// axis_gain_wrapper
module axis_gain_wrapper #(
    parameter integer C_S_AXI_DATA_WIDTH = 32,
    parameter integer C_S_AXI_ADDR_WIDTH = 4,
    parameter integer AUDIO_WIDTH        = 16,
    parameter integer GAIN_FBITS         = 12
)(
    input  wire aclk,
    input  wire aresetn,
    input  wire [31:0] s_axis_tdata,
    input  wire        s_axis_tlast,
    input  wire        s_axis_tvalid,
    output wire        s_axis_tready,
    output wire [31:0] m_axis_tdata,
    output wire        m_axis_tlast,
    output wire        m_axis_tvalid,
    input  wire        m_axis_tready,
    input  wire [C_S_AXI_ADDR_WIDTH-1:0] s_axi_awaddr,
    input  wire                          s_axi_awvalid,
    output reg                           s_axi_awready,
    input  wire [C_S_AXI_DATA_WIDTH-1:0] s_axi_wdata,
    input  wire [3:0]                    s_axi_wstrb,
    input  wire                          s_axi_wvalid,
    output reg                           s_axi_wready,
    output reg  [1:0]                    s_axi_bresp,
    output reg                           s_axi_bvalid,
    input  wire                          s_axi_bready,
    input  wire [C_S_AXI_ADDR_WIDTH-1:0] s_axi_araddr,
    input  wire                          s_axi_arvalid,
    output reg                           s_axi_arready,
    output reg  [C_S_AXI_DATA_WIDTH-1:0] s_axi_rdata,
    output reg  [1:0]                    s_axi_rresp,
    output reg                           s_axi_rvalid,
    input  wire                          s_axi_rready
);
clock: 4.38 ns
lec_check: 0
cap_margin: 20
core_margin: 2
core_utilization: 66
cts_cluster_diameter: 380
cts_cluster_size: 14
hold_slack_margin: 0.24
place_density_lb_addon: 0.01
setup_slack_margin: 0.82
slew_margin: 20
tns_end_percent: 5
run.sh (not shown) runs the stock make flow with config.mk's settings and CLKGATE_MAP_FILE=.
The starting point ran to the end with violations: setup timing.
Edit:
Settings changed: CORE_UTILIZATION 66 to 40, CTS_CLUSTER_DIAMETER 380 to not set, CTS_CLUSTER_SIZE 14 to not set, HOLD_SLACK_MARGIN 0.24 to not set, PLACE_DENSITY_LB_ADDON 0.01 to not set, SETUP_SLACK_MARGIN 0.82 to not set, TNS_END_PERCENT 5 to not set.
Clock period 4.38 ns to 8.0 ns, I/O delays scaled along.
Result: The new run ran to the end with no violations. Wire length went down by 12%. Clock-buffer cell count is unchanged. Sequential share of layout area went up by 0.64 points. Total power went down by about 50%. Synthesized area does not change. Final area went down by about 6%. Via count went down by about 10%. Critical path depth went down by 1.

========
Starting RTL as in the previous note.
make LEC_CHECK=0 CAP_MARGIN=30 CORE_ASPECT_RATIO=0.5 CORE_MARGIN=2 CORE_UTILIZATION=58 CTS_CLUSTER_DIAMETER=167 CTS_CLUSTER_SIZE=66 PLACE_DENSITY=0.37 SETUP_SLACK_MARGIN=-0.73 SLEW_MARGIN=20 TNS_END_PERCENT=95 finish   # period 12.2 ns
==> next run, changes <==
Settings changed: CAP_MARGIN 30 to 20, CORE_ASPECT_RATIO 0.5 to unset, CORE_UTILIZATION 58 to 14, CTS_CLUSTER_DIAMETER 167 to unset, CTS_CLUSTER_SIZE 66 to unset, PLACE_DENSITY 0.37 to unset, SETUP_SLACK_MARGIN -0.73 to unset, TNS_END_PERCENT 95 to unset.
Clock period 12.2 ns to 8.85 ns, I/O delays scaled along.
=> The changed run finished with timing, DRC and antenna clean. Critical path depth falls by 2. Cell area grows by 13%. Synthesized area stays the same. Worst setup slack is worse by 1900 ps. Clock-buffer cell count is unchanged. Synthesized cell count does not change. Cell count rises by 56%.

========
The RTL this note starts from:
==> flow/design.v <==
`timescale 1ns / 1ps
module gain_core #(
    parameter integer DWIDTH = 16,  
    parameter integer GWIDTH = 16,  
    parameter integer FBITS  = 12   
)(
    input  wire                     clk,
    input  wire                     rst_n,      
    input  wire                     ce,         
    input  wire                     en,         
    input  wire signed [DWIDTH-1:0] data_i,     
    input  wire signed [GWIDTH-1:0] data_gain,  
    output reg  signed [DWIDTH-1:0] data_o      
);
    wire signed [DWIDTH+GWIDTH-1:0] mult_raw;
    wire signed [DWIDTH+GWIDTH-1:0] mult_rounded;
    wire signed [DWIDTH+GWIDTH-1-FBITS:0] mult_scaled;
    localparam signed [DWIDTH-1:0] MAX_VAL = {1'b0, {(DWIDTH-1){1'b1}}};  
    localparam signed [DWIDTH-1:0] MIN_VAL = {1'b1, {(DWIDTH-1){1'b0}}};  
    assign mult_raw = data_i * data_gain;
    assign mult_rounded = mult_raw + (1 << (FBITS-1));
    assign mult_scaled = mult_rounded >>> FBITS;
    always @(posedge clk) begin
        if (!rst_n) begin
            data_o <= 0;
        end else if (ce) begin
            if (!en) begin
                data_o <= data_i;
            end else begin
                if (mult_scaled > MAX_VAL) begin
                    data_o <= MAX_VAL;
                end else if (mult_scaled < MIN_VAL) begin
                    data_o <= MIN_VAL;
                end else begin
                    data_o <= mult_scaled[DWIDTH-1:0];
                end
            end
        end
    end
endmodule
`timescale 1ns / 1ps
module axis_gain_wrapper #(
    parameter integer C_S_AXI_DATA_WIDTH = 32,
    parameter integer C_S_AXI_ADDR_WIDTH = 4,
    parameter integer AUDIO_WIDTH        = 16,
    parameter integer GAIN_FBITS         = 12
)(
    input  wire aclk,
    input  wire aresetn,
    input  wire [31:0] s_axis_tdata,
    input  wire        s_axis_tlast,
    input  wire        s_axis_tvalid,
    output wire        s_axis_tready,
    output wire [31:0] m_axis_tdata,
    output wire        m_axis_tlast,
    output wire        m_axis_tvalid,
    input  wire        m_axis_tready,
    input  wire [C_S_AXI_ADDR_WIDTH-1:0] s_axi_awaddr,
    input  wire                          s_axi_awvalid,
    output reg                           s_axi_awready,
    input  wire [C_S_AXI_DATA_WIDTH-1:0] s_axi_wdata,
    input  wire [3:0]                    s_axi_wstrb,
    input  wire                          s_axi_wvalid,
    output reg                           s_axi_wready,
    output reg  [1:0]                    s_axi_bresp,
    output reg                           s_axi_bvalid,
    input  wire                          s_axi_bready,
    input  wire [C_S_AXI_ADDR_WIDTH-1:0] s_axi_araddr,
    input  wire                          s_axi_arvalid,
    output reg                           s_axi_arready,
    output reg  [C_S_AXI_DATA_WIDTH-1:0] s_axi_rdata,
    output reg  [1:0]                    s_axi_rresp,
    output reg                           s_axi_rvalid,
    input  wire                          s_axi_rready
);
    reg [31:0] reg_control;
    reg [31:0] reg_gain_l;
    reg [31:0] reg_gain_r;
    wire [1:0] addr_w = s_axi_awaddr[3:2];
    wire [1:0] addr_r = s_axi_araddr[3:2];
    always @(posedge aclk) begin
        if (!aresetn) begin
            s_axi_awready <= 1'b0;
            s_axi_wready  <= 1'b0;
            s_axi_bvalid  <= 1'b0;
            s_axi_bresp   <= 2'b00;
            reg_control <= 32'b0;
            reg_gain_l  <= 32'h0000_1000;  
            reg_gain_r  <= 32'h0000_1000;
        end else begin
            if (!s_axi_awready && s_axi_awvalid && s_axi_wvalid) begin
                s_axi_awready <= 1'b1;
                s_axi_wready  <= 1'b1;
                case (addr_w)
                    2'h0: reg_control <= s_axi_wdata;
                    2'h1: reg_gain_l  <= s_axi_wdata;
                    2'h2: reg_gain_r  <= s_axi_wdata;
                    default: ;
                endcase
            end else begin
                s_axi_awready <= 1'b0;
                s_axi_wready  <= 1'b0;
            end
            if (s_axi_awready && !s_axi_bvalid) begin
                s_axi_bvalid <= 1'b1;
                s_axi_bresp  <= 2'b00;
            end else if (s_axi_bready) begin
                s_axi_bvalid <= 1'b0;
            end
        end
    end
    always @(posedge aclk) begin
        if (!aresetn) begin
            s_axi_arready <= 1'b0;
            s_axi_rvalid  <= 1'b0;
            s_axi_rdata   <= 32'b0;
            s_axi_rresp   <= 2'b00;
        end else begin
            if (!s_axi_arready && s_axi_arvalid) begin
                s_axi_arready <= 1'b1;
                s_axi_rvalid  <= 1'b1;
                case (addr_r)
                    2'h0: s_axi_rdata <= reg_control;
                    2'h1: s_axi_rdata <= reg_gain_l;
                    2'h2: s_axi_rdata <= reg_gain_r;
                    default: s_axi_rdata <= 32'b0;
                endcase
            end else begin
                s_axi_arready <= 1'b0;
                if (s_axi_rvalid && s_axi_rready)
                    s_axi_rvalid <= 1'b0;
            end
        end
    end
    reg valid_d;
    reg last_d;
    wire stream_ready = m_axis_tready || !valid_d;
    assign s_axis_tready = stream_ready;
    assign m_axis_tvalid = valid_d;
    assign m_axis_tlast  = last_d;
    wire core_ce     = stream_ready;
    wire gain_enable = reg_control[0];
    gain_core #(
        .DWIDTH(AUDIO_WIDTH),
        .GWIDTH(16),
        .FBITS (GAIN_FBITS)
    ) u_gain_l (
        .clk       (aclk),
        .rst_n     (aresetn),
        .ce        (core_ce),
        .en        (gain_enable),
        .data_i    (s_axis_tdata[15:0]),
        .data_gain (reg_gain_l[15:0]),
        .data_o    (m_axis_tdata[15:0])
    );
    gain_core #(
        .DWIDTH(AUDIO_WIDTH),
        .GWIDTH(16),
        .FBITS (GAIN_FBITS)
    ) u_gain_r (
        .clk       (aclk),
        .rst_n     (aresetn),
        .ce        (core_ce),
        .en        (gain_enable),
        .data_i    (s_axis_tdata[31:16]),
        .data_gain (reg_gain_r[15:0]),
        .data_o    (m_axis_tdata[31:16])
    );
    always @(posedge aclk) begin
        if (!aresetn) begin
            valid_d <= 1'b0;
            last_d  <= 1'b0;
        end else if (stream_ready) begin
            valid_d <= s_axis_tvalid;
            last_d  <= s_axis_tlast;
        end
    end
endmodule
clock: 5.43 ns
lec_check: 0
abc_area: 1
cap_margin: 0
core_margin: 2
core_utilization: 72
cts_cluster_diameter: 206
cts_cluster_size: 37
place_density: 0.64
setup_slack_margin: -0.46
slew_margin: 20
tns_end_percent: 100
The baseline did not get past global routing (5_1_grt).
Next try:
Settings changed: ABC_AREA 1 to default, CAP_MARGIN 0 to 30, CORE_ASPECT_RATIO from default to 0.84, HOLD_SLACK_MARGIN from default to -0.09.
Effect:
- The new run finished but failed the layout checks on max-capacitance violations, max-slew violations, negative setup slack
- synthesized cell count falls by 20%
- die size falls by 5.5%
- area after synthesis falls by 5.7%
Next try:
Settings changed: CAP_MARGIN 30 to 20, CORE_ASPECT_RATIO 0.84 to default, CORE_UTILIZATION 72 to 40, CTS_CLUSTER_DIAMETER 206 to default, CTS_CLUSTER_SIZE 37 to default, HOLD_SLACK_MARGIN -0.09 to default, PLACE_DENSITY 0.64 to default, SETUP_SLACK_MARGIN -0.46 to default, TNS_END_PERCENT 100 to default.
Clock period 5.43 ns to 7.82 ns, I/O delays scaled along.
Result: The new run finished clean. Sequential share of layout area increases by 0.54 points. Global-route usage drops by 25 points. Final area went down by 5.2%. Die size climbs by 78%. First-iteration DRC count shrinks by 78%. Worst hold slack is about the same.
Next try:
Settings changed: CORE_ASPECT_RATIO from default to 0.59, GPL_TIMING_DRIVEN from default to 0, HOLD_SLACK_MARGIN from default to 0.1, TNS_END_PERCENT from default to 20.
Clock period 7.82 ns to 8.0 ns, I/O delays scaled along.
What happened: The changed run completed without violations. Total power drops by 4.3%. Die area is about the same. Design area drops by 4.6%. Synthesized area does not change. Setup slack improves by 17 ps. Utilization drops by 2.0 points. Via count barely changes.

========
RTL: the design.v shown in full above, as it stands there.
Settings: LEC_CHECK=0, CAP_MARGIN=5, CORE_MARGIN=2, CORE_UTILIZATION=71, CTS_CLUSTER_SIZE=51, PLACE_DENSITY=0.65, SLEW_MARGIN=20; clock period 6.77 ns.
The first run completed and failed the layout checks on setup timing.
Edit:
--- a/flow/config.mk
+++ b/flow/config.mk
@@ -7,7 +7,5 @@
 export LEC_CHECK = 0
-export CAP_MARGIN = 5
+export CAP_MARGIN = 20
 export CORE_MARGIN = 2
-export CORE_UTILIZATION = 71
-export CTS_CLUSTER_SIZE = 51
-export PLACE_DENSITY = 0.65
+export CORE_UTILIZATION = 57
 export SLEW_MARGIN = 20
==> flow/constraint.sdc (replaced) <==
create_clock -name core_clock -period 4.34 [get_ports {aclk}]
set_input_delay 0.8680 -clock core_clock [delete_from_list [all_inputs] [get_ports {aclk}]]
set_output_delay 0.8680 -clock core_clock [all_outputs]
set_load 0.01 [all_outputs]
Outcome:
- The new run completed and failed the layout checks on setup timing
- clock power went up by 52%
- clock skew rose by 13 ps
- cell count grows by about 3%
- power increases by 39%
- cell area is lower by about 0.56%
- die area came out higher by 24%
Edit:
--- a/flow/config.mk
+++ b/flow/config.mk
@@ -9,3 +9,6 @@
 export CORE_MARGIN = 2
-export CORE_UTILIZATION = 57
+export CORE_UTILIZATION = 72
+export CTS_CLUSTER_DIAMETER = 79
+export PLACE_DENSITY = 0.39
 export SLEW_MARGIN = 20
+export TNS_END_PERCENT = 10
==> flow/constraint.sdc (replaced) <==
create_clock -name core_clock -period 8.85 [get_ports {aclk}]
set_input_delay 1.7700 -clock core_clock [delete_from_list [all_inputs] [get_ports {aclk}]]
set_output_delay 1.7700 -clock core_clock [all_outputs]
set_load 0.01 [all_outputs]
=> The changed run ran to the end with no violations; cell area falls by 14%; worst setup slack gets better by 2700 ps; worst hold slack is about the same; synthesized cell count stays the same.
Edit:
--- a/flow/config.mk
+++ b/flow/config.mk
@@ -10,3 +10,4 @@
 export CORE_UTILIZATION = 72
-export CTS_CLUSTER_DIAMETER = 79
+export CTS_CLUSTER_DIAMETER = 394
+export CTS_CLUSTER_SIZE = 99
 export PLACE_DENSITY = 0.39
==> flow/constraint.sdc (replaced) <==
create_clock -name core_clock -period 4.71 [get_ports {aclk}]
set_input_delay 0.9420 -clock core_clock [delete_from_list [all_inputs] [get_ports {aclk}]]
set_output_delay 0.9420 -clock core_clock [all_outputs]
set_load 0.01 [all_outputs]
Now the flow completed and failed the layout checks on setup timing. Worst hold slack gains 7.0 ps. Setup slack loses 2700 ps. Wire length goes up by 48%. Global-route usage goes up by 7.6 points. Final cell count goes up by 9.6%. Via count goes up by 23%. Die size stays the same. Total power goes up by 130%. Final area goes up by 14%.

========
Setup of build 51:
// axis_gain_wrapper: RTL as listed in full above, without the edits since
==> flow/config.mk <==
export PLATFORM = sky130hd
export DESIGN_NAME = axis_gain_wrapper
export DESIGN_NICKNAME = axis_gain_wrapper
export VERILOG_FILES = /design/flow/design.v
export SDC_FILE = /design/flow/constraint.sdc
export NUM_CORES = 4
export LEC_CHECK = 0
export CAP_MARGIN = 20
export CORE_MARGIN = 2
export CORE_UTILIZATION = 64
export PLACE_DENSITY = 0.35
export SLEW_MARGIN = 20
==> flow/constraint.sdc <==
create_clock -name core_clock -period 12.1 [get_ports {aclk}]
set_input_delay 2.4200 -clock core_clock [delete_from_list [all_inputs] [get_ports {aclk}]]
set_output_delay 2.4200 -clock core_clock [all_outputs]
set_load 0.01 [all_outputs]
The flow did not stop early for build 51: all stages ran, and the layout cleared the timing, design-rule and antenna checks.
What build 75 does differently from build 51 at the input level:
# build 51
export LEC_CHECK = 0
export CAP_MARGIN = 20
export CORE_MARGIN = 2
export CORE_UTILIZATION = 64
export PLACE_DENSITY = 0.35
export SLEW_MARGIN = 20
create_clock -name core_clock -period 12.1 [get_ports {aclk}]
# build 75
export LEC_CHECK = 0
export ABC_AREA = 1
export CAP_MARGIN = 20
export CORE_MARGIN = 2
export CORE_UTILIZATION = 64
export CTS_CLUSTER_DIAMETER = 291
export CTS_CLUSTER_SIZE = 98
export PLACE_DENSITY = 0.35
export SLEW_MARGIN = 20
export TNS_END_PERCENT = 10
create_clock -name core_clock -period 4.53 [get_ports {aclk}]
Completing all stages was not enough for build 75: its layout failed the final checks because of setup timing. Run comparison: build 51 last element of the critical path u_gain_r.data_o[0]; build 75 last element of the critical path u_gain_r.data_o[10]. Re buffering overhead: build 51 was lower than build 75. Build 75: via count is about 30% higher than what build 51 reported. Going from build 51 to build 75, design area grew by more than 10%. Summary: with build 51 as the reference, first-pass GRT wire length in build 75 moved up by more than a quarter. Largest driver fanout on the critical path: build 75 lower than build 51. When the final numbers for build 51 and build 75 were put side by side, the worst endpoint required time turned out to be greater in build 51. Looking only at multi-input logic portion of the cell area, and setting everything else aside, the higher value of build 51 and build 75 goes to build 51. Going from build 51 to build 75, area fraction in and, or, nand and nor cells after synthesis up 4.5 points; post-route setup TNS went down.
diff inputs: build 75 => build 25
# build 75
export LEC_CHECK = 0
export ABC_AREA = 1
export CAP_MARGIN = 20
export CORE_MARGIN = 2
export CORE_UTILIZATION = 64
export CTS_CLUSTER_DIAMETER = 291
export CTS_CLUSTER_SIZE = 98
export PLACE_DENSITY = 0.35
export SLEW_MARGIN = 20
export TNS_END_PERCENT = 10
create_clock -name core_clock -period 4.53 [get_ports {aclk}]
# build 25
export LEC_CHECK = 0
export ABC_AREA = 1
export CAP_MARGIN = 20
export CORE_MARGIN = 2
export CORE_UTILIZATION = 52
export CTS_CLUSTER_DIAMETER = 226
export CTS_CLUSTER_SIZE = 97
export SLEW_MARGIN = 20
create_clock -name core_clock -period 5.01 [get_ports {aclk}]
## What came out
- Final weighted congestion in routability-driven placement was higher in build 75 than in build 25.
- Build 25 ends up with a sequential group share of total power that is 0.7 points lower than in build 75.
- STATUS run=build 25 STAGES=ALL_DONE FINAL_CHECKS=FAILED CAUSE=setup timing
- Build 25 ended up with fa_1 as its cell at the slowest stage of the critical path; build 75 ended up with fa_2.
- On number of cells in the yosys synthesis report, build 25 and build 75 are neck and neck.
Power and IR drop assume default switching activity.
